## exp/ember
==> flow/design.v <==
module uart_rx #(
    parameter CLOCKS_PER_PULSE = 4 ,  
              BITS_PER_WORD = 8,  
              W_OUT = 24  
) (
    input clk,rst_n,rx,
    output reg m_valid,
    output reg [W_OUT-1:0] m_data 
);
    localparam  IDLE    = 2'b00, 
                START   = 2'b01, 
                DATA    = 2'b10, 
                STOP    = 2'b11;
  	reg [1:0] state; 
    localparam NUM_WORDS = W_OUT / BITS_PER_WORD;
    reg[$clog2(CLOCKS_PER_PULSE)-1:0] c_clocks;
    reg[$clog2(BITS_PER_WORD)-1:0] c_bits;
    reg[$clog2(NUM_WORDS)-1:0] c_words;
    always @(posedge clk or negedge rst_n) begin
        if (!rst_n) begin
            {c_words,c_bits,c_clocks,m_valid,m_data} <= 1'b0;
            state <= IDLE;
        end else begin
            m_valid <= 0;
            case(state)
                IDLE: if(rx == 0)
                    state <= START;
                START: if(c_clocks == CLOCKS_PER_PULSE/2 - 1) begin
                        c_clocks <= 0;
                        state <= DATA;
                    end else begin
                        c_clocks <= c_clocks + 1;
                    end
              DATA:   if(c_clocks == CLOCKS_PER_PULSE-1)begin
                            c_clocks <= 0;
                            m_data <= {rx, m_data[W_OUT-1:1]};  
                            if(c_bits == BITS_PER_WORD-1) begin
                                c_bits <= 0;
                                state <= STOP;  
                                if(c_words == NUM_WORDS - 1) begin
                                    m_valid <= 1;  
                                    c_words <= 0;  
                                end else c_words <= c_words + 1;  
                            end else c_bits <= c_bits + 1;  
                        end else c_clocks <= c_clocks + 1;  
                STOP: if(c_clocks == CLOCKS_PER_PULSE - 1) begin
                        c_clocks <= 0;
                        state <= IDLE;  
                    end else c_clocks <= c_clocks + 1;
            endcase
        end
    end        
endmodule
module pwm_9ch #(
    parameter RESOLUTION = 16
)(
    input  wire                 clk,
    input  wire                 rst_n,
    input  wire [RESOLUTION-1:0] duty0,
    input  wire [RESOLUTION-1:0] duty1,
    input  wire [RESOLUTION-1:0] duty2,
    input  wire [RESOLUTION-1:0] duty3,
    input  wire [RESOLUTION-1:0] duty4,
    input  wire [RESOLUTION-1:0] duty5,
    input  wire [RESOLUTION-1:0] duty6,
    input  wire [RESOLUTION-1:0] duty7,
    input  wire [RESOLUTION-1:0] duty8,
    output reg  [8:0]           pwm_out
);
    reg [RESOLUTION-1:0] counter;
    always @(posedge clk or negedge rst_n) begin
        if (!rst_n)
            counter <= {RESOLUTION{1'b0}};
        else
            counter <= counter + 1;
    end
    always @(posedge clk or negedge rst_n) begin
        if (!rst_n) begin
            pwm_out <= 9'b0;
        end else begin
            pwm_out[0] <= (counter < duty0);
            pwm_out[1] <= (counter < duty1);
            pwm_out[2] <= (counter < duty2);
            pwm_out[3] <= (counter < duty3);
            pwm_out[4] <= (counter < duty4);
            pwm_out[5] <= (counter < duty5);
            pwm_out[6] <= (counter < duty6);
            pwm_out[7] <= (counter < duty7);
            pwm_out[8] <= (counter < duty8);
        end
    end
endmodule
module sev_seg_decorder(
    input [3:0] digit,
    output reg [6:0] seg
);
    always @(*)begin
        case(digit)
           4'd0: seg  = 7'b1000000;  
            4'd1: seg  = 7'b1111001;  
            4'd2: seg  = 7'b0100100;  
            4'd3: seg  = 7'b0110000;  
            4'd4: seg  = 7'b0011001;  
            4'd5: seg  = 7'b0010010;  
            4'd6: seg  = 7'b0000010;  
            4'd7: seg  = 7'b1111000;  
            4'd8: seg  = 7'b0000000;  
            4'd9: seg  = 7'b0010000;  
            4'd10: seg = 7'b0001000;  
            4'd11: seg = 7'b0000011;  
            4'd12: seg = 7'b1000110;  
            4'd13: seg = 7'b0100001;  
            4'd14: seg = 7'b0000110;  
            4'd15: seg = 7'b0001110;  
            default: seg = 7'b0111111;  
        endcase 
        end
endmodule
module uart_pwm_data_store #(
    parameter WIDTH = 16,
    parameter CHANNELS = 9
)(
    input  wire              clk,
    input  wire              rst_n,
    input  wire              rx_valid,
    input  wire [WIDTH-1:0]  rx_data,
    output reg  [3:0]        pkt_count,
    output reg [WIDTH-1:0] duty0,
    output reg [WIDTH-1:0] duty1,
    output reg [WIDTH-1:0] duty2,
    output reg [WIDTH-1:0] duty3,
    output reg [WIDTH-1:0] duty4,
    output reg [WIDTH-1:0] duty5,
    output reg [WIDTH-1:0] duty6,
    output reg [WIDTH-1:0] duty7,
    output reg [WIDTH-1:0] duty8
);
    reg [WIDTH-1:0] duty_reg [0:CHANNELS-1];
    integer k;
    always @(posedge clk or negedge rst_n) begin
        if (!rst_n) begin
            pkt_count <= 4'd0;
            for (k = 0; k < CHANNELS; k = k + 1)
                duty_reg[k] <= {WIDTH{1'b0}};
            duty0 <= 0; duty1 <= 0; duty2 <= 0;
            duty3 <= 0; duty4 <= 0; duty5 <= 0;
            duty6 <= 0; duty7 <= 0; duty8 <= 0;
        end else if (rx_valid) begin
            duty_reg[pkt_count] <= rx_data;
            duty0 <= duty_reg[0];
            duty1 <= duty_reg[1];
            duty2 <= duty_reg[2];
            duty3 <= duty_reg[3];
            duty4 <= duty_reg[4];
            duty5 <= duty_reg[5];
            duty6 <= duty_reg[6];
            duty7 <= duty_reg[7];
            duty8 <= duty_reg[8];
            if (pkt_count == CHANNELS-1)
                pkt_count <= 4'd0;
            else
                pkt_count <= pkt_count + 1;
        end
    end
endmodule
module uart_pwm_top (
    input  wire        clk,         
    input  wire        rst_n,       
    input  wire        uart_rx,     
    output wire [8:0]  pwm_out,     
    output wire [6:0] seg0,
    output wire [6:0] seg1,
    output wire [6:0] seg2,
    output wire [6:0] seg3,
    output wire [3:0] pkt_count
);
    wire        rx_valid;
    wire [15:0] rx_data;
    uart_rx #(.CLOCKS_PER_PULSE(434),  
              .BITS_PER_WORD(8), 
              .W_OUT(16) 
    ) uart_rx_inst (
        .clk(clk),
        .rst_n(rst_n),
        .rx(uart_rx),
        .m_data(rx_data),
        .m_valid(rx_valid)
    );
    wire [15:0] duty0, duty1, duty2, duty3, duty4, duty5, duty6, duty7, duty8;
    uart_pwm_data_store #(
        .WIDTH(16),
        .CHANNELS(9)
    ) data_store_inst (
        .clk(clk),
        .rst_n(rst_n),
        .rx_valid(rx_valid),
        .rx_data(rx_data),
        .pkt_count(pkt_count),
        .duty0(duty0), .duty1(duty1), .duty2(duty2),
        .duty3(duty3), .duty4(duty4), .duty5(duty5),
        .duty6(duty6), .duty7(duty7), .duty8(duty8)
    );
    pwm_9ch #(
        .RESOLUTION(16)
    ) pwm_inst (
        .clk(clk),
        .rst_n(rst_n),
        .duty0(duty0),
        .duty1(duty1),
        .duty2(duty2),
        .duty3(duty3),
        .duty4(duty4),
        .duty5(duty5),
        .duty6(duty6),
        .duty7(duty7),
        .duty8(duty8),
        .pwm_out(pwm_out)
    );
    wire [3:0] digit0 = rx_data[3:0];     
    wire [3:0] digit1 = rx_data[7:4];
    wire [3:0] digit2 = rx_data[11:8];
    wire [3:0] digit3 = rx_data[15:12];   
    sev_seg_decorder seg_inst0 (.digit(digit0), .seg(seg0));
    sev_seg_decorder seg_inst1 (.digit(digit1), .seg(seg1));
    sev_seg_decorder seg_inst2 (.digit(digit2), .seg(seg2));
    sev_seg_decorder seg_inst3 (.digit(digit3), .seg(seg3));
endmodule
make LEC_CHECK=0 ABC_AREA=0 CAP_MARGIN=5 CELL_PAD_IN_SITES_GLOBAL_PLACEMENT=2 CORE_ASPECT_RATIO=0.7 CORE_MARGIN=8 CORE_UTILIZATION=16 CTS_CLUSTER_DIAMETER=64 CTS_CLUSTER_SIZE=23 GPL_TIMING_DRIVEN=0 MAX_ROUTING_LAYER=met5 PLACE_DENSITY=0.78 SLEW_MARGIN=20 TNS_END_PERCENT=60 finish   # period 6.82 ns
run.sh (not shown) runs the stock make flow with config.mk's settings and CLKGATE_MAP_FILE=.
exp/ember closes out successfully: all stages finished, all timing, DRC and antenna checks passed.
Edits applied to the flow inputs when going from exp/ember to exp/pepper:
# exp/ember
export LEC_CHECK = 0
export ABC_AREA = 0
export CAP_MARGIN = 5
export CELL_PAD_IN_SITES_GLOBAL_PLACEMENT = 2
export CORE_ASPECT_RATIO = 0.7
export CORE_MARGIN = 8
export CORE_UTILIZATION = 16
export CTS_CLUSTER_DIAMETER = 64
export CTS_CLUSTER_SIZE = 23
export GPL_TIMING_DRIVEN = 0
export MAX_ROUTING_LAYER = met5
export PLACE_DENSITY = 0.78
export SLEW_MARGIN = 20
export TNS_END_PERCENT = 60
create_clock -name core_clock -period 6.82 [get_ports {clk}]
# exp/pepper
export LEC_CHECK = 0
export CAP_MARGIN = 20
export CORE_MARGIN = 2
export CORE_UTILIZATION = 69
export SLEW_MARGIN = 20
create_clock -name core_clock -period 6.82 [get_ports {clk}]
--- outcome ---
- For exp/pepper, the capturing element of the worst setup path was seg2[3], unlike exp/ember, where it was seg2[0].
- exp/pepper -> exp/ember: total congestion overflow after global routing delta 0, exact match
- Clock group total power: exp/pepper higher than exp/ember
- exp/pepper vs exp/ember — die area dropped by more than half
- exp/pepper vs exp/ember — largest net degree at the start of global routing climbed by more than 100%
- Going from exp/ember to exp/pepper, wire length shrank by more than 10%.
- Comparing exp/pepper and exp/ember, proportion of power drawn by the clock network is higher on exp/pepper.
- In exp/pepper relative to exp/ember, net switching power of the design had gone up slightly.
- Iteration tally of the first detailed-router pass ends up lower on exp/ember.
The following lists how exp/sierra was set up differently from exp/pepper:
# exp/pepper
export LEC_CHECK = 0
export CAP_MARGIN = 20
export CORE_MARGIN = 2
export CORE_UTILIZATION = 69
export SLEW_MARGIN = 20
create_clock -name core_clock -period 6.82 [get_ports {clk}]
# exp/sierra
export LEC_CHECK = 0
export CAP_MARGIN = 20
export CORE_MARGIN = 2
export CORE_UTILIZATION = 71
export PLACE_DENSITY_LB_ADDON = 0.0
export SLEW_MARGIN = 20
create_clock -name core_clock -period 3.79 [get_ports {clk}]
Notes after the runs:
Re met3 layer wire length in the routed design: exp/sierra is 10% down on exp/pepper.
Compared with exp/pepper, in exp/sierra vias per cell climbed about 2.3%, number of buffer and inverter instances along the worst setup path dropped 1, final instance count without filler cells barely changed, sequential share of layout area dropped 0.24 points, critical path data arrival time dropped 0.02 ns.
Relative to exp/pepper, fraction of met2 tracks used by global routing increased by 6.6 points in exp/sierra.
Looking at exp/pepper and exp/sierra, the total number of nets in the final design is a wash.
Note that the number of fill cells recorded for exp/sierra amounts to 0.926 times the value seen in exp/pepper.
Diff exp/pepper and exp/sierra: hold slack lower in exp/sierra
exp/pepper ended up with reg2reg as its worst min-delay path class; exp/sierra ended up with in2async.
Input changes introduced in exp/yarrow (baseline for comparison: exp/sierra):
# exp/sierra
export LEC_CHECK = 0
export CAP_MARGIN = 20
export CORE_MARGIN = 2
export CORE_UTILIZATION = 71
export PLACE_DENSITY_LB_ADDON = 0.0
export SLEW_MARGIN = 20
create_clock -name core_clock -period 3.79 [get_ports {clk}]
# exp/yarrow
export LEC_CHECK = 0
export CAP_MARGIN = 20
export CORE_MARGIN = 2
export CORE_UTILIZATION = 72
export CTS_CLUSTER_SIZE = 50
export PLACE_DENSITY_LB_ADDON = 0.0
export SETUP_SLACK_MARGIN = 1.07
export SLEW_MARGIN = 20
create_clock -name core_clock -period 3.79 [get_ports {clk}]
### Flow results
The die of exp/yarrow is smaller than the one used in exp/sierra. The final reports for exp/yarrow and exp/sierra show worst reg-to-reg path cell count higher in the former. exp/sierra -> exp/yarrow: yosys stat chip area delta 0, exact match. Compared with exp/sierra, in exp/yarrow routed wire length lost 3.0%, clock tree cell share of total cell area higher.
Setup changes, exp/yarrow to exp/umber
# exp/yarrow
export LEC_CHECK = 0
export CAP_MARGIN = 20
export CORE_MARGIN = 2
export CORE_UTILIZATION = 72
export CTS_CLUSTER_SIZE = 50
export PLACE_DENSITY_LB_ADDON = 0.0
export SETUP_SLACK_MARGIN = 1.07
export SLEW_MARGIN = 20
create_clock -name core_clock -period 3.79 [get_ports {clk}]
# exp/umber
export LEC_CHECK = 0
export CAP_MARGIN = 20
export CORE_MARGIN = 2
export CORE_UTILIZATION = 71
export PLACE_DENSITY_LB_ADDON = 0.0
export SETUP_SLACK_MARGIN = 0.59
export SLEW_MARGIN = 20
create_clock -name core_clock -period 3.79 [get_ports {clk}]
[summary]
Buffer-and-inverter tally for the worst setup path: exp/umber vs exp/yarrow down 1
exp/umber vs. exp/yarrow: maximum clock rate decreased 8.8%, number of clock buffers in the layout increased 4.
Post-cts hold buffer count came out exactly the same in exp/yarrow and exp/umber.
On time the worst path needs with I/O delays and setup, exp/umber does worse than exp/yarrow.
Compared to exp/yarrow, exp/umber has sum of internal, switching and leakage power 2.6% lower.
exp/umber vs exp/yarrow on delay of the slowest cell on the worst path: exp/umber is the higher one.
Min total detailed-routing wirelength across exp/yarrow and exp/umber: exp/yarrow
Fraction of registers with async set or reset after synthesis of exp/umber is on par with exp/yarrow.
Compared with exp/yarrow, maximum vdd ir drop in exp/umber increased by more than 10%.
Power is estimated from default activity; no workload was simulated.
